==> flow/design.v (excerpt) <==
module recon_top_level#(parameter WIDTH = 15)( 
input [WIDTH:0] Xo, Zo , Yo,
input clk,
input ext_reset,
input [1:0] sel,
output [WIDTH:0] mac_out,
output [WIDTH:0] f,
input af_en,
output complete
);
wire [WIDTH:0] z, coshz, sinhz;
wire reset3;
Neuron #(WIDTH)inneuron(Xo,Yo,Zo,clk,ext_reset, sinhz,coshz,z,reset3,complete,mac_out,af_en);
wire sign_z=z[WIDTH];
wire [WIDTH:0]relu ;
assign relu=sign_z?0:z;
wire [WIDTH:0] ez, ez_1;
add_sub #(WIDTH) adder1(coshz, sinhz, sel[0], ez);
add_sub #(WIDTH) adder2(ez, 16'b0000010000000000, sel[0], ez_1);
wire [WIDTH:0] w2,w3;
wire [WIDTH:0] divisor , dividend;
mux  #(WIDTH)m1(ez, coshz, sel[0], w2);
mux #(WIDTH) m2(ez_1, sinhz, sel[0], w3);
wire [WIDTH:0] div_out;
assign divisor =  {w3[15], (w3[14:0]>>2) };
assign dividend = {w2[15], (w2[14:0]>>2) };
wire [WIDTH:0] X_divout,Y_divout;
recon #(WIDTH) r_div(
 clk,reset3,1'b0,1'b1,
divisor, dividend ,16'b0,
 X_divout , Y_divout , div_out
);
assign f=sel[1]?(sel[0]?mac_out:relu):div_out;  
endmodule
Size: ~2800 cells after synthesis, about 200 flip-flops, ~86 I/O pins, roughly 0.019 sq mm of cells after synthesis.
Settings: LEC_CHECK=0, ABC_AREA=1, CAP_MARGIN=20, CORE_MARGIN=2, CORE_UTILIZATION=58, GPL_ROUTABILITY_DRIVEN=1, MIN_ROUTING_LAYER=met1, SETUP_SLACK_MARGIN=1.63, SLEW_MARGIN=40, TNS_END_PERCENT=45; clock period 7.23 ns.
run.sh (not shown) runs the stock make flow with config.mk's settings and CLKGATE_MAP_FILE=.
The starting point finished clean.
Edit:
- CORE_UTILIZATION: 58 -> 69
- GPL_ROUTABILITY_DRIVEN: 1 -> not set
- MIN_ROUTING_LAYER: met1 -> not set
- SETUP_SLACK_MARGIN: 1.63 -> not set
- SLEW_MARGIN: 40 -> 20
- TNS_END_PERCENT: 45 -> not set
- clock period: 7.23 -> 4.8 ns (I/O delays scaled with it)
=> The changed run stopped in global routing on GRT-0232; area after synthesis does not change; die size goes down by 16%; synthesized cell count does not change.
Edit:
- CORE_UTILIZATION: 69 -> 72
- CTS_CLUSTER_SIZE: not set -> 74
- HOLD_SLACK_MARGIN: not set -> -0.1
- clock period: 4.8 -> 6.83 ns (I/O delays scaled with it)
What happened: The changed run produced a layout that fails on negative setup slack; die area goes down by 4.1%; synthesized area does not change; synthesized cell count is unchanged.
Edit:
- ABC_AREA: 1 -> not set
- CORE_UTILIZATION: 72 -> 40
- CTS_CLUSTER_SIZE: 74 -> not set
- HOLD_SLACK_MARGIN: -0.1 -> not set
- clock period: 6.83 -> 8.5 ns (I/O delays scaled with it)
What happened:
- This time the run completed without violations
- critical path depth is lower by 15
- cell area is about the same
- non-clock buffer count is lower by 57
- clock skew is about the same
- die area is higher by well over a third
- cell count is lower by a few percent
- worst setup slack gets better by 0.58 ns
- global-route usage is lower by 18 points

========
Starting RTL as in the previous note.
// recon_top_level
module recon_top_level#(parameter WIDTH = 15)( 
input [WIDTH:0] Xo, Zo , Yo,
input clk,
input ext_reset,
input [1:0] sel,
output [WIDTH:0] mac_out,
output [WIDTH:0] f,
input af_en,
output complete
);
wire [WIDTH:0] z, coshz, sinhz;
wire reset3;
Neuron #(WIDTH)inneuron(Xo,Yo,Zo,clk,ext_reset, sinhz,coshz,z,reset3,complete,mac_out,af_en);
wire sign_z=z[WIDTH];
wire [WIDTH:0]relu ;
assign relu=sign_z?0:z;
wire [WIDTH:0] ez, ez_1;
add_sub #(WIDTH) adder1(coshz, sinhz, sel[0], ez);
add_sub #(WIDTH) adder2(ez, 16'b0000010000000000, sel[0], ez_1);
wire [WIDTH:0] w2,w3;
wire [WIDTH:0] divisor , dividend;
mux  #(WIDTH)m1(ez, coshz, sel[0], w2);
mux #(WIDTH) m2(ez_1, sinhz, sel[0], w3);
wire [WIDTH:0] div_out;
assign divisor =  {w3[15], (w3[14:0]>>2) };
assign dividend = {w2[15], (w2[14:0]>>2) };
wire [WIDTH:0] X_divout,Y_divout;
recon #(WIDTH) r_div(
 clk,reset3,1'b0,1'b1,
divisor, dividend ,16'b0,
 X_divout , Y_divout , div_out
);
assign f=sel[1]?(sel[0]?mac_out:relu):div_out;  
endmodule
==> flow/config.mk <==
export PLATFORM = sky130hd
export DESIGN_NAME = recon_top_level
export DESIGN_NICKNAME = recon_top_level
export VERILOG_FILES = /design/flow/design.v
export SDC_FILE = /design/flow/constraint.sdc
export NUM_CORES = 4
export LEC_CHECK = 0
export ABC_AREA = 0
export CAP_MARGIN = 20
export CORE_MARGIN = 2
export CORE_UTILIZATION = 67
export GPL_ROUTABILITY_DRIVEN = 1
export MIN_ROUTING_LAYER = met1
export SETUP_SLACK_MARGIN = 1.63
export SLEW_MARGIN = 40
export TNS_END_PERCENT = 45
==> flow/constraint.sdc <==
create_clock -name core_clock -period 8.83 [get_ports {clk}]
set_input_delay 1.7660 -clock core_clock [delete_from_list [all_inputs] [get_ports {clk}]]
set_output_delay 1.7660 -clock core_clock [all_outputs]
set_load 0.01 [all_outputs]
Next try:
==> flow/config.mk (replaced) <==
export PLATFORM = sky130hd
export DESIGN_NAME = recon_top_level
export DESIGN_NICKNAME = recon_top_level
export VERILOG_FILES = /design/flow/design.v
export SDC_FILE = /design/flow/constraint.sdc
export NUM_CORES = 4
export LEC_CHECK = 0
export CAP_MARGIN = 20
export CORE_MARGIN = 2
export CORE_UTILIZATION = 40
export SLEW_MARGIN = 20
==> flow/constraint.sdc (replaced) <==
create_clock -name core_clock -period 5.87 [get_ports {clk}]
set_input_delay 1.1740 -clock core_clock [delete_from_list [all_inputs] [get_ports {clk}]]
set_output_delay 1.1740 -clock core_clock [all_outputs]
set_load 0.01 [all_outputs]
The new run reached the layout checks and failed them: negative setup slack.
First-iteration DRC count went down by a quarter to a third.
Sequential power came out higher by well over a third.
Power came out higher by well over a third.
Next try:
==> flow/constraint.sdc (replaced) <==
create_clock -name core_clock -period 8.24 [get_ports {clk}]
set_input_delay 1.6480 -clock core_clock [delete_from_list [all_inputs] [get_ports {clk}]]
set_output_delay 1.6480 -clock core_clock [all_outputs]
set_load 0.01 [all_outputs]
Effect: The new run completed with no timing, DRC or antenna violations. Clock power drops by 23%. Total power drops by 34%. Routed wire length drops by 7.2%. Cell area drops by 11%.

========
v44:
Starting RTL as in the previous note.
Settings: LEC_CHECK=0, ABC_AREA=1, CAP_MARGIN=20, CORE_MARGIN=2, CORE_UTILIZATION=71, GPL_ROUTABILITY_DRIVEN=0, MAX_ROUTING_LAYER=met4, MIN_ROUTING_LAYER=met1, PLACE_DENSITY_LB_ADDON=0.2, SETUP_SLACK_MARGIN=0.85, SLEW_MARGIN=40, TNS_END_PERCENT=45; clock period 8.51 ns.
For v52, these inputs were changed with respect to v44:
- CORE_UTILIZATION changed from 71 to 64
- MIN_ROUTING_LAYER removed (was met1)
- TNS_END_PERCENT removed (was 45)
- SETUP_SLACK_MARGIN changed from 0.85 to 1.21
- GPL_ROUTABILITY_DRIVEN removed (was 0)
- PLACE_DENSITY_LB_ADDON removed (was 0.2)
- MAX_ROUTING_LAYER removed (was met4)
- ABC_AREA removed (was 1)
- the clock period (ns, I/O delays scaled along) changed from 8.51 to 8.5
Findings:
Summary of v52 over v44: worst hold slack barely changed, global-route usage down 2.6 points. v52 -> v44: TritonCTS buffer count delta 0, exact match. Higher clock transition time at the flip-flop clock pins of the worst setup and hold paths goes to v44 over v52. v52 vs v44 — synthesized cell count dropped by more than 10%. Sort v44 and v52 by portion of total power attributed to sequential cells desc -> top: v44.
Modified inputs, v54 compared to v52
- CTS_CLUSTER_SIZE now 98, previously not set
- SLEW_MARGIN now 20, was 40
- ABC_AREA now 1, previously not set
- CTS_CLUSTER_DIAMETER now 311, previously not set
- CORE_UTILIZATION now 26, was 64
- PLACE_DENSITY_LB_ADDON now 0.09, previously not set
- SETUP_SLACK_MARGIN no longer set, was 1.21
- TNS_END_PERCENT now 25, previously not set
Results
Relative to v52, v54 improves total power. Comparing v52 and v54, relative contribution of sequential cells to total power is higher on v54. The final-layout clock buffer total number comes out higher for v52 vs v54. Lower wire length was reported by v52, not v54.
--- input diff v54..v31 ---
- CORE_UTILIZATION changed from 26 to 66
- PLACE_DENSITY_LB_ADDON removed (was 0.09)
- ABC_AREA removed (was 1)
- CTS_CLUSTER_SIZE removed (was 98)
- TNS_END_PERCENT removed (was 25)
- CTS_CLUSTER_DIAMETER removed (was 311)
- the clock period (ns, I/O delays scaled along) changed from 8.5 to 9.1
[summary]
Number of nets produced by synthesis: v31 vs v54 down 12%. Number of buffer and inverter stages on the critical path: v31 lower than v54. Final-layout clock buffer total: v31 > v54. v31 vs v54 — cell leakage power dropped by more than 10%. v31 falls short of v54 in worst slack at placement. v31 has clock power share below what v54 had.

========
The RTL this note starts from:
==> flow/design.v <==
`timescale 1ns / 1ps
module add_sub #(parameter WIDTH = 15)(
input signed [WIDTH:0] a,b,
input sel, 
output signed [WIDTH:0] out
);
wire [WIDTH+1:0] sum;
assign sum = sel?a-b:a+b;
assign out = {sum[WIDTH+1],sum[WIDTH-1:0]};
endmodule
`timescale 1ns / 1ps
module mux #(parameter WIDTH = 15)(
input [WIDTH:0] a,b,
input sel,
output [WIDTH:0]out
);
assign out = sel?b:a;
endmodule
`timescale 1ns / 1ps
module shifter#(parameter WIDTH = 15)(
input signed [WIDTH:0] a,
output signed [WIDTH:0] b,
input m , 
input [3:0] i
);
assign b = m? (a)>>>i :((i!=0)?(a)>>>(i-1):a);
endmodule
`timescale 1ns / 1ps
module rom#(parameter WIDTH = 15)(
input clk,
input sel ,
input [3:0] i,
output [WIDTH:0] rom_out
    );
 reg [WIDTH:0] rom_mem [0:19] ;
 initial begin
 rom_mem[0] =  16'b0000010000000000;
 rom_mem[1] =  16'b0000001000000000;
 rom_mem[2] =  16'b0000000100000000;
 rom_mem[3] =  16'b0000000010000000;
 rom_mem[4] =  16'b0000000001000000;
 rom_mem[5] =  16'b0000000000100000;
 rom_mem[6] =  16'b0000000000010000;
 rom_mem[7] =  16'b0000000000001000;
 rom_mem[8] =  16'b0000000000000100;
 rom_mem[9] =  16'b0000000000000010;
 rom_mem[10] =  16'b0000001000110010;
 rom_mem[11] =  16'b0000000100000110;
 rom_mem[12] =  16'b0000000010000001;
 rom_mem[13] =  16'b0000000001000000;
 rom_mem[14] =  16'b0000000000100000;
 rom_mem[15] =  16'b0000000000010000;
 rom_mem[16] =  16'b0000000000001000;
 rom_mem[17] =  16'b0000000000000100;
 rom_mem[18] =  16'b0000000000000010;
 rom_mem[19] =  16'b0000000000000001;
 end   
 assign rom_out = sel?rom_mem[i+9]:rom_mem[i-1];
endmodule
`timescale 1ns / 1ps
module recon_controlpath(
input clk,reset,
output reg selmx,selmy,selmz,
output reg [3:0]  i
);
reg start;
always @ (posedge clk) begin
    if(reset) begin 
        i <= 0;
        selmx <= 0;
        selmy <= 0;
        selmz <= 0; 
        start <= 1;
    end
    else if(start) begin
        if(i!=0) begin
        selmx <= 1;
        selmy <= 1;
        selmz <= 1; 
        end
        if(i != 10) begin
         i <= i+1;
        end
        else if (i==10) begin
            start <= 0;
            i <= 0;
            selmx <= 0;
            selmy <= 0;
            selmz <= 0; 
        end
    end
end
endmodule
`timescale 1ns / 1ps
module recon_datapath#(parameter WIDTH = 15)(
input clk,
input m,div,
input [WIDTH:0] Xo,Yo,Zo ,
input selmx,selmy,selmz,
output reg [WIDTH:0] Xout,Yout, Zout,
input [WIDTH:0] z_rom,
input [3:0] i
);
wire [WIDTH:0] x_mux, y_mux , z_mux;
wire [WIDTH:0] x_asout, y_asout , z_asout; 
wire [WIDTH:0] x_fout;
mux m_x(Xo , Xout , selmx , x_mux);
mux m_y(Yo , Yout , selmy , y_mux);
mux m_z(Zo , Zout , selmz , z_mux);
reg [WIDTH:0] Xi , Yi , Zi;
wire di = div?(~y_mux[15]):z_mux[15];
always @ (posedge clk) begin 
if(i!=0) begin
    Xout <= x_fout;
    Yout <= y_asout;
    Zout <= z_asout;
end
end
wire [WIDTH:0] x_sft, y_sft; 
shifter shftx(x_mux ,x_sft ,m, i);
shifter shfty(y_mux ,y_sft,m, i);
add_sub X_as(x_mux , y_sft ,di, x_asout);
add_sub Y_as(y_mux , x_sft ,di, y_asout);
add_sub Z_as(z_mux , z_rom ,~(di), z_asout);
mux m_xout(x_mux, x_asout , m , x_fout);
endmodule
`timescale 1ns / 1ps
module recon#(parameter WIDTH = 15)(
input clk,reset,m,div,
input [WIDTH:0] Xo, Yo ,Zo,
output [WIDTH:0] Xout , Yout , Zout,
output [3:0] i
);
wire selmx,selmy,selmz;
wire [WIDTH:0] rom_out ;
recon_datapath dt(clk,m,div,Xo,Yo,Zo,selmx, selmy,selmz,Xout, Yout, Zout ,rom_out, i);
recon_controlpath ct(clk,reset,selmx,selmy,selmz,i);
rom rm(clk,m,i,rom_out);
endmodule
`timescale 1ns / 1ps
module latch#(parameter WIDTH=15)(
input [WIDTH:0] Xout,Yout,Zout,
input [3:0] i,
input clk,reset,
output reg [WIDTH:0] X_H,Y_H,Z_H,
input af_en);
always@(posedge clk) begin
    if(reset) begin
        X_H<=16'b0;
        Y_H<=16'b0;
        Z_H<=16'b0;
    end
    else if(i==10&af_en)begin
        X_H<=16'b0000010011010100;
        Y_H<=16'b0;
        Z_H<=Yout;
    end
end
endmodule
`timescale 1ns / 1ps
module ResetLogic#(parameter WIDTH=15 )(
input ext_reset,
input clk,
output reg reset1,reset2,reset3,complete
);
reg [5:0] counter;
always@(posedge clk)begin
    if(ext_reset) begin
        reset1<=1;
        reset2<=1;
        reset3 <=1;
        complete <= 0;
        counter<=0;
    end
    else if(counter==0)begin
        counter<=counter+1;
        reset1<=0;
    end
    else if(counter==11) begin
        reset2<=0;
        counter <= counter + 1;
    end
    else if (counter == 22) begin 
        reset3 <= 0;
        counter <= counter + 1;
    end
    else if(counter ==33) begin
        complete <= 1;
    end
    else if(counter <34) begin 
        counter <= counter + 1;
    end
end
endmodule
`timescale 1ns / 1ps
module Neuron#(parameter WIDTH=15)(
input [WIDTH:0] Xo,Yo,Zo,
input clk,reset,
output [WIDTH:0] Sin_H,Cos_H,Z, 
output reset3,complete,
output [WIDTH:0] Yout,
input af_en
);
wire reset1,reset2;
wire zz;
assign Z=Yout;
wire[WIDTH:0] Xout,Zout;
wire [3:0] i1,i2;
wire [WIDTH:0] X_H,Y_H,Z_H;
reg [3:0] i1_d;
ResetLogic RL(reset,clk,reset1,reset2,reset3,complete);
recon linear(clk,reset1,1'b0,1'b0,Xo, Yo ,Zo,Xout , Yout , Zout, i1);
always @(posedge clk) i1_d <= i1;
latch l1(Xout,Yout,Zout, i1_d,clk,reset1,X_H,Y_H,Z_H,af_en);
recon hyperbolic(clk,reset2,1'b1,1'b0,X_H,Y_H,Z_H,Cos_H,Sin_H,zz,i2);
endmodule
`timescale 1ns / 1ps
module recon_top_level#(parameter WIDTH = 15)( 
input [WIDTH:0] Xo, Zo , Yo,
input clk,
input ext_reset,
input [1:0] sel,
output [WIDTH:0] mac_out,
output [WIDTH:0] f,
input af_en,
output complete
);
wire [WIDTH:0] z, coshz, sinhz;
wire reset3;
Neuron #(WIDTH)inneuron(Xo,Yo,Zo,clk,ext_reset, sinhz,coshz,z,reset3,complete,mac_out,af_en);
wire sign_z=z[WIDTH];
wire [WIDTH:0]relu ;
assign relu=sign_z?0:z;
wire [WIDTH:0] ez, ez_1;
add_sub #(WIDTH) adder1(coshz, sinhz, sel[0], ez);
add_sub #(WIDTH) adder2(ez, 16'b0000010000000000, sel[0], ez_1);
wire [WIDTH:0] w2,w3;
wire [WIDTH:0] divisor , dividend;
mux  #(WIDTH)m1(ez, coshz, sel[0], w2);
mux #(WIDTH) m2(ez_1, sinhz, sel[0], w3);
wire [WIDTH:0] div_out;
assign divisor =  {w3[15], (w3[14:0]>>2) };
assign dividend = {w2[15], (w2[14:0]>>2) };
wire [WIDTH:0] X_divout,Y_divout;
recon #(WIDTH) r_div(
 clk,reset3,1'b0,1'b1,
divisor, dividend ,16'b0,
 X_divout , Y_divout , div_out
);
assign f=sel[1]?(sel[0]?mac_out:relu):div_out;  
endmodule
clock: 12.9 ns
lec_check: 0
abc_area: 0
cap_margin: 20
cell_pad_in_sites_detail_placement: 2
core_aspect_ratio: 1.14
core_margin: 7
core_utilization: 71
cts_cluster_diameter: 291
gpl_routability_driven: 0
min_routing_layer: met2
setup_slack_margin: 1.63
slew_margin: 40
tns_end_percent: 80
The baseline died in detailed placement (3_5_place_dp).
Edit:
==> flow/config.mk (replaced) <==
export PLATFORM = sky130hd
export DESIGN_NAME = recon_top_level
export DESIGN_NICKNAME = recon_top_level
export VERILOG_FILES = /design/flow/design.v
export SDC_FILE = /design/flow/constraint.sdc
export NUM_CORES = 4
export LEC_CHECK = 0
export ABC_AREA = 1
export CAP_MARGIN = 20
export CORE_ASPECT_RATIO = 0.5
export CORE_MARGIN = 6
export CORE_UTILIZATION = 45
export CTS_CLUSTER_DIAMETER = 246
export CTS_CLUSTER_SIZE = 100
export GPL_ROUTABILITY_DRIVEN = 0
export MIN_ROUTING_LAYER = met1
export PLACE_DENSITY_LB_ADDON = 0.28
export SETUP_SLACK_MARGIN = 0.07
export SLEW_MARGIN = 40
export TNS_END_PERCENT = 35
Result: Now the flow completed with no timing, DRC or antenna violations; die size goes up by 46%; synthesized area goes down by 3.7%; synthesized cell count goes up by 15%.
Edit:
==> flow/config.mk (replaced) <==
export PLATFORM = sky130hd
export DESIGN_NAME = recon_top_level
export DESIGN_NICKNAME = recon_top_level
export VERILOG_FILES = /design/flow/design.v
export SDC_FILE = /design/flow/constraint.sdc
export NUM_CORES = 4
export LEC_CHECK = 0
export ABC_AREA = 0
export CAP_MARGIN = 20
export CELL_PAD_IN_SITES_DETAIL_PLACEMENT = 2
export CORE_ASPECT_RATIO = 1.14
export CORE_MARGIN = 6
export CORE_UTILIZATION = 71
export CTS_CLUSTER_DIAMETER = 291
export GPL_ROUTABILITY_DRIVEN = 0
export GPL_TIMING_DRIVEN = 0
export MIN_ROUTING_LAYER = met2
export SETUP_SLACK_MARGIN = 1.63
export SLEW_MARGIN = 10
export TNS_END_PERCENT = 80
=> The changed run failed in detailed placement (3_5_place_dp), error DPL-0033. Synthesized cell count is lower by 13%. Die size is lower by 33%. Synthesized area is higher by 3.9%.
Edit:
==> flow/config.mk (replaced) <==
export PLATFORM = sky130hd
export DESIGN_NAME = recon_top_level
export DESIGN_NICKNAME = recon_top_level
export VERILOG_FILES = /design/flow/design.v
export SDC_FILE = /design/flow/constraint.sdc
export NUM_CORES = 4
export LEC_CHECK = 0
export CAP_MARGIN = 20
export CORE_MARGIN = 2
export CORE_UTILIZATION = 40
export GPL_TIMING_DRIVEN = 0
export SLEW_MARGIN = 40
==> flow/constraint.sdc (replaced) <==
create_clock -name core_clock -period 8.5 [get_ports {clk}]
set_input_delay 1.7000 -clock core_clock [delete_from_list [all_inputs] [get_ports {clk}]]
set_output_delay 1.7000 -clock core_clock [all_outputs]
set_load 0.01 [all_outputs]
- This time the run produced a clean layout
- die size is higher by 60%
- synthesized cell count does not change
- area after synthesis does not change
Power figures rest on the tool's default switching activity, not on a simulated workload.
